==> inputs of 10-17 <==
==> flow/design.v <==
module modQ(clock, rst, start, inp, done, b_mod_out);
parameter n = 25;
input clock;
input rst;
input start;
input [n-1:0] inp;               
output reg done;
output reg [11:0] b_mod_out;
localparam [n-1:0] Q = 25'd3329;
reg busy;
reg [n-1:0] b;
wire [n-1:0] inp_capture = inp[n-1] == 1'b0 ? inp : ~inp + 1'b1;
reg  [4:0] r_shift;
reg  [9:0] temp_val;
always @(*)
begin
    if(inp_capture <= 25'd6912)
        begin r_shift = 5'd12; temp_val = 10'd2; end
    else if(inp_capture < 25'd51067)
        begin r_shift = 5'd13; temp_val = 10'd3; end
    else if(inp_capture < 25'd1025410)
        begin r_shift = 5'd14; temp_val = 10'd5; end
    else if(inp_capture < 25'd7575243)
        begin r_shift = 5'd15; temp_val = 10'd10; end
    else
        begin r_shift = 5'd19; temp_val = 10'd158; end
end
wire [n-1:0] s_val = (inp_capture >> r_shift) * temp_val;
wire [n-1:0] sQ    = s_val * Q;
wire [n-1:0] b_val = inp[n-1] == 1'b1 ? inp + sQ : inp - sQ;
always @(posedge clock)
begin
    if(rst)
        begin
        busy <= 1'b0;
        done <= 1'b0;
        end
    else
        begin
        done <= 1'b0;
        if(start)
            begin
            b <= b_val;
            busy <= 1'b1;
            end
        else if(busy)
            begin
            if(b[n-1])
                b <= b + Q;
            else if(b >= Q)
                b <= b - Q;
            else
                begin
                b_mod_out <= b[11:0];
                busy <= 1'b0;
                done <= 1'b1;
                end
            end
        end
end
endmodule
module jmod(clock, rst, start, j, t, jmod_out, ack);
parameter n = 4;
input clock;
input rst;
input start;
input [n:0] j;
input [n:0] t;
output reg [n:0] jmod_out;
output reg ack;
reg busy;
reg [n:0] w3;    
always @(posedge clock)
begin
    if(rst)
        begin
        busy <= 1'b0;
        ack <= 1'b0;
        end
    else
        begin
        ack <= 1'b0;
        if(start)
            begin
            w3 <= j - t;
            busy <= 1'b1;
            end
        else if(busy)
            begin
            if(w3[n])
                begin
                jmod_out <= w3 + t;
                busy <= 1'b0;
                ack <= 1'b1;
                end
            else
                w3 <= w3 - t;
            end
        end
end
endmodule
module index_GEN(j, t, i, jmod, tprev, index1, index2);
input [4:0] j;
input [4:0] t;
input [4:0] i;
input [4:0] jmod;
input [4:0] tprev;
output [4:0] index1;
output [4:0] index2;
wire [4:0] w1 = t - j;
wire w5 = w1[3] | ~(|w1);
wire w8 = |(i - 5'd2);
wire [4:0] w10 = w8 ? (jmod + tprev) : (j * 2);
assign index1 = w5 ? w10 : j;
assign index2 = index1 + t;
endmodule
module TW_gen(clock, rst, start, j, i, N, tw_ack, TW_out);
input clock;
input rst;
input start;
input [4:0] j;
input [4:0] i;
input [4:0] N;
output tw_ack;
output [11:0] TW_out;
wire [4:0] sel;
wire sel_ack;
wire [4:0] w1 = j << i;
wire [4:0] w2 = N >> i;
jmod REDC(clock, rst, start, w1, w2, sel, sel_ack);
reg g_busy;
reg g_done;
reg [4:0] count;
reg [15:0] G;
always @(posedge clock)
begin
    if(rst)
        begin
        g_busy <= 1'b0;
        g_done <= 1'b0;
        end
    else
        begin
        g_done <= 1'b0;
        if(sel_ack)
            begin
            G <= 16'd1;
            count <= sel;
            g_busy <= 1'b1;
            end
        else if(g_busy)
            begin
            if(count == 5'd0)
                begin
                g_busy <= 1'b0;
                g_done <= 1'b1;
                end
            else
                begin
                G <= (G << 5) + (G << 3);    
                count <= count - 1'b1;
                end
            end
        end
end
modQ MOD1(clock, rst, g_done, {9'b0, G}, tw_ack, TW_out);
endmodule
module BUFunit(clock, rst, start, u_inp, v_inp, tw_inp, x1_out, x2_out, ack);
parameter n = 25;
input clock;
input rst;
input start;
input [11:0] u_inp;
input [11:0] v_inp;
input [11:0] tw_inp;
output [11:0] x1_out;
output [11:0] x2_out;
output ack;
reg [n-1:0] w1, w3;
reg go;
reg busy, have1, have2;
wire d1, d2;
wire [n-1:0] w2 = {13'b0, u_inp} - {13'b0, v_inp};
always @(posedge clock)
begin
    if(start)
        begin
        w1 <= {13'b0, u_inp} + {13'b0, v_inp};
        w3 <= w2 * {13'b0, tw_inp};
        end
end
modQ MOD1(clock, rst, go, w1, d1, x1_out);
modQ MOD2(clock, rst, go, w3, d2, x2_out);
assign ack = busy & (have1 | d1) & (have2 | d2);
always @(posedge clock)
begin
    if(rst)
        begin
        go <= 1'b0;
        busy <= 1'b0;
        have1 <= 1'b0;
        have2 <= 1'b0;
        end
    else
        begin
        go <= start;
        if(go)
            begin
            busy <= 1'b1;
            have1 <= 1'b0;
            have2 <= 1'b0;
            end
        else if(ack)
            busy <= 1'b0;
        else
            begin
            if(d1) have1 <= 1'b1;
            if(d2) have2 <= 1'b1;
            end
        end
end
endmodule
module dualPortMemory(clock, load, load_data, rd_en, wr_en, addr1, addr2,
                      data_in1, data_in2, data_out1, data_out2, mem_flat);
input clock;
input load;
input [95:0] load_data;
input rd_en;
input wr_en;
input [2:0] addr1;
input [2:0] addr2;
input [11:0] data_in1;
input [11:0] data_in2;
output reg [11:0] data_out1;
output reg [11:0] data_out2;
output [95:0] mem_flat;
reg [11:0] NTT_RAM [0:7];
genvar g;
generate
    for(g = 0; g < 8; g = g + 1)
    begin : flat
        assign mem_flat[12*g +: 12] = NTT_RAM[g];
    end
endgenerate
integer k;
always @(posedge clock)
begin
    if(load)
        begin
        for(k = 0; k < 8; k = k + 1)
            NTT_RAM[k] <= load_data[12*k +: 12];
        end
    else if(wr_en)
        begin
        NTT_RAM[addr1] <= data_in1;
        NTT_RAM[addr2] <= data_in2;
        end
    if(rd_en)
        begin
        data_out1 <= NTT_RAM[addr1];
        data_out2 <= NTT_RAM[addr2];
        end
end
endmodule
module NTT_Controller(clock, rst, in_valid, in_ready, out_valid, load,
                      i, j, N, t, tprev, start1, idx_ack, start2, tw_ack,
                      start3, buf_ack, rd_en, wr_en);
parameter n = 5;
input clock;
input rst;
input in_valid;
output in_ready;
output out_valid;
output load;
output reg [n-1:0] i;
output reg [n-1:0] j;
output [n-1:0] N;
output reg [n-1:0] t;
output reg [n-1:0] tprev;
output start1;
input idx_ack;
output start2;
input tw_ack;
output start3;
input buf_ack;
output rd_en;
output wr_en;
localparam S_IDLE  = 4'b0000;
localparam S_STAGE = 4'b1001;
localparam S_BFLY  = 4'b0001;
localparam S_IDX   = 4'b0010;
localparam S_READ  = 4'b0011;
localparam S_TW    = 4'b0100;
localparam S_BUF   = 4'b0101;
localparam S_WRITE = 4'b0110;
localparam S_NEXT  = 4'b1000;
localparam S_DONE  = 4'b1010;
reg [3:0] state;
assign N         = 5'd8;
assign in_ready  = (state == S_IDLE) | (state == S_DONE);
assign out_valid = (state == S_DONE);
assign load      = in_ready & in_valid;
assign start1    = (state == S_BFLY) & (j < 5'd4);
assign rd_en     = (state == S_READ);
assign start2    = (state == S_READ);
assign start3    = (state == S_TW) & tw_ack;
assign wr_en     = (state == S_WRITE);
always @(posedge clock)
begin
    if(rst)
        state <= S_IDLE;
    else
        case(state)
        S_IDLE, S_DONE:
            if(in_valid)
                begin
                i <= 5'd0;
                j <= 5'd0;
                t <= 5'd4;
                tprev <= 5'd0;
                state <= S_STAGE;
                end
            else
                state <= S_IDLE;
        S_STAGE:
            if(i < 5'd3)
                state <= S_BFLY;
            else
                state <= S_DONE;
        S_BFLY:
            if(j < 5'd4)
                state <= S_IDX;
            else
                state <= S_NEXT;
        S_IDX:
            if(idx_ack)
                state <= S_READ;
        S_READ:
            state <= S_TW;
        S_TW:
            if(tw_ack)
                state <= S_BUF;
        S_BUF:
            if(buf_ack)
                state <= S_WRITE;
        S_WRITE:
            begin
            j <= j + 1'b1;
            state <= S_BFLY;
            end
        S_NEXT:
            begin
            tprev <= t;
            t <= t >> 1;
            i <= i + 1'b1;
            j <= 5'd0;
            state <= S_STAGE;
            end
        default:
            state <= S_IDLE;
        endcase
end
endmodule
module NTT_8point(clock, rst, in_valid, in_ready, x_in, out_valid, y_out);
input clock;
input rst;
input in_valid;
output in_ready;
input [95:0] x_in;
output out_valid;
output [95:0] y_out;
wire [4:0] i, j, N, t, tprev;
wire load, start1, start2, start3, rd_en, wr_en;
wire idx_ack, tw_ack, buf_ack;
wire [4:0] jmod_out, index1, index2;
wire [11:0] u_inp, v_inp, TW_out, x1_out, x2_out;
wire [95:0] mem_flat;
NTT_Controller CON1(clock, rst, in_valid, in_ready, out_valid, load,
                    i, j, N, t, tprev, start1, idx_ack, start2, tw_ack,
                    start3, buf_ack, rd_en, wr_en);
jmod JMOD1(clock, rst, start1, j, t, jmod_out, idx_ack);
index_GEN BUFINDEX1(j, t, i, jmod_out, tprev, index1, index2);
dualPortMemory MEM1(clock, load, x_in, rd_en, wr_en, index1[2:0], index2[2:0],
                    x1_out, x2_out, u_inp, v_inp, mem_flat);
TW_gen TWIDDLE1(clock, rst, start2, j, i, N, tw_ack, TW_out);
BUFunit BUF1(clock, rst, start3, u_inp, v_inp, TW_out, x1_out, x2_out, buf_ack);
assign y_out[12*0 +: 12] = mem_flat[12*0 +: 12];
assign y_out[12*1 +: 12] = mem_flat[12*4 +: 12];
assign y_out[12*2 +: 12] = mem_flat[12*2 +: 12];
assign y_out[12*3 +: 12] = mem_flat[12*6 +: 12];
assign y_out[12*4 +: 12] = mem_flat[12*1 +: 12];
assign y_out[12*5 +: 12] = mem_flat[12*5 +: 12];
assign y_out[12*6 +: 12] = mem_flat[12*3 +: 12];
assign y_out[12*7 +: 12] = mem_flat[12*7 +: 12];
endmodule
==> flow/run.sh <==
#!/bin/bash
# the make line also repeats each setting of config.mk as NAME=value (left out here)
make -C /OpenROAD-flow-scripts/flow DESIGN_CONFIG=/design/flow/config.mk WORK_HOME=/design/flow/orfs CLKGATE_MAP_FILE= finish
==> flow/config.mk <==
export PLATFORM = sky130hd
export DESIGN_NAME = NTT_8point
export DESIGN_NICKNAME = NTT_8point
export VERILOG_FILES = /design/flow/design.v
export SDC_FILE = /design/flow/constraint.sdc
export NUM_CORES = 4
export LEC_CHECK = 0
export CAP_MARGIN = 20
export CORE_MARGIN = 2
export CORE_UTILIZATION = 71
export CTS_CLUSTER_SIZE = 40
export SLEW_MARGIN = 20
==> flow/constraint.sdc <==
create_clock -name core_clock -period 11.3 [get_ports {clock}]
set_input_delay 2.2600 -clock core_clock [delete_from_list [all_inputs] [get_ports {clock}]]
set_output_delay 2.2600 -clock core_clock [all_outputs]
set_load 0.01 [all_outputs]
==> inputs of 01-18, as changes to 10-17 <==
Settings changed: CORE_UTILIZATION 71 to 40, CTS_CLUSTER_SIZE 40 to default, MIN_ROUTING_LAYER from default to met2, SETUP_SLACK_MARGIN from default to 2.29.
==> flow/constraint.sdc (replaced) <==
create_clock -name core_clock -period 12.0 [get_ports {clock}]
set_input_delay 2.4000 -clock core_clock [delete_from_list [all_inputs] [get_ports {clock}]]
set_output_delay 2.4000 -clock core_clock [all_outputs]
set_load 0.01 [all_outputs]
==> inputs of 09-08, as changes to 10-17 <==
Settings changed: ABC_AREA from default to 1, CORE_UTILIZATION 71 to 72, CTS_CLUSTER_DIAMETER from default to 362, CTS_CLUSTER_SIZE 40 to 42, PLACE_DENSITY_LB_ADDON from default to 0.27.
==> flow/constraint.sdc (replaced) <==
create_clock -name core_clock -period 5.16 [get_ports {clock}]
set_input_delay 1.0320 -clock core_clock [delete_from_list [all_inputs] [get_ports {clock}]]
set_output_delay 1.0320 -clock core_clock [all_outputs]
set_load 0.01 [all_outputs]
==> inputs of 06-05, as changes to 10-17 <==
Settings changed: CAP_MARGIN 20 to 15, CORE_UTILIZATION 71 to 72.
==> flow/constraint.sdc (replaced) <==
create_clock -name core_clock -period 9.71 [get_ports {clock}]
set_input_delay 1.9420 -clock core_clock [delete_from_list [all_inputs] [get_ports {clock}]]
set_output_delay 1.9420 -clock core_clock [all_outputs]
set_load 0.01 [all_outputs]
==> results <==
- 10-17 reached the layout checks and failed them: setup timing. 06-05 finished with setup timing left. 09-08 stopped in global routing (5_1_grt). 01-18 finished clean.
- The highest count of clock-buffer cells in the layout belongs to 10-17, the lowest to 06-05.
- Between 01-18 and 06-05, the lower critical path depth is in 01-18 (gap 2).
- Of 10-17 and 06-05, 06-05 has the higher routed wire length (gap 14%, measured against 06-05).
- Setup slack: 01-18 is better than 06-05 (2900 ps).
- Between 01-18 and 06-05, the lower design area is in 06-05 (gap about 0.22%, measured against 06-05).
- Synthesized area is the same in 06-05 and 01-18.
==> figures <==
quantity                                                                            10-17                     09-08         01-18                       06-05
Result of the run                                              complete, but fails checks    stopped before the end  timing/DRC/antenna clean  complete, but fails checks
Failing step                                                                            -  global routing (5_1_grt)             -                           -
Violated checks                                                              setup timing                         -             -                setup timing
Seq area share                                                                      23.0%                         -         22.2%                       22.3%
Classification of the worst setup path                                         reg -> reg                         -    reg -> reg                  reg -> reg
Clock network latency to the later pin of the worst-skew pair                      580 ps                         -        610 ps                      580 ps
Design area                                                                  43,500 sq um                         -  45,000 sq um                44,900 sq um
Tool Warnings                                                                          75                         -            74                          76
Maximum frequency from static timing analysis                                    87.0 MHz                         -      87.8 MHz                    83.4 MHz
MI comb cells                                                                       3,048                         -         3,048                       3,048
Number of cell instances after yosys synthesis                                      4,010                     4,642         4,010                       4,010
Tally of nets with antenna violations remaining after routing                           0                         -             0                           0
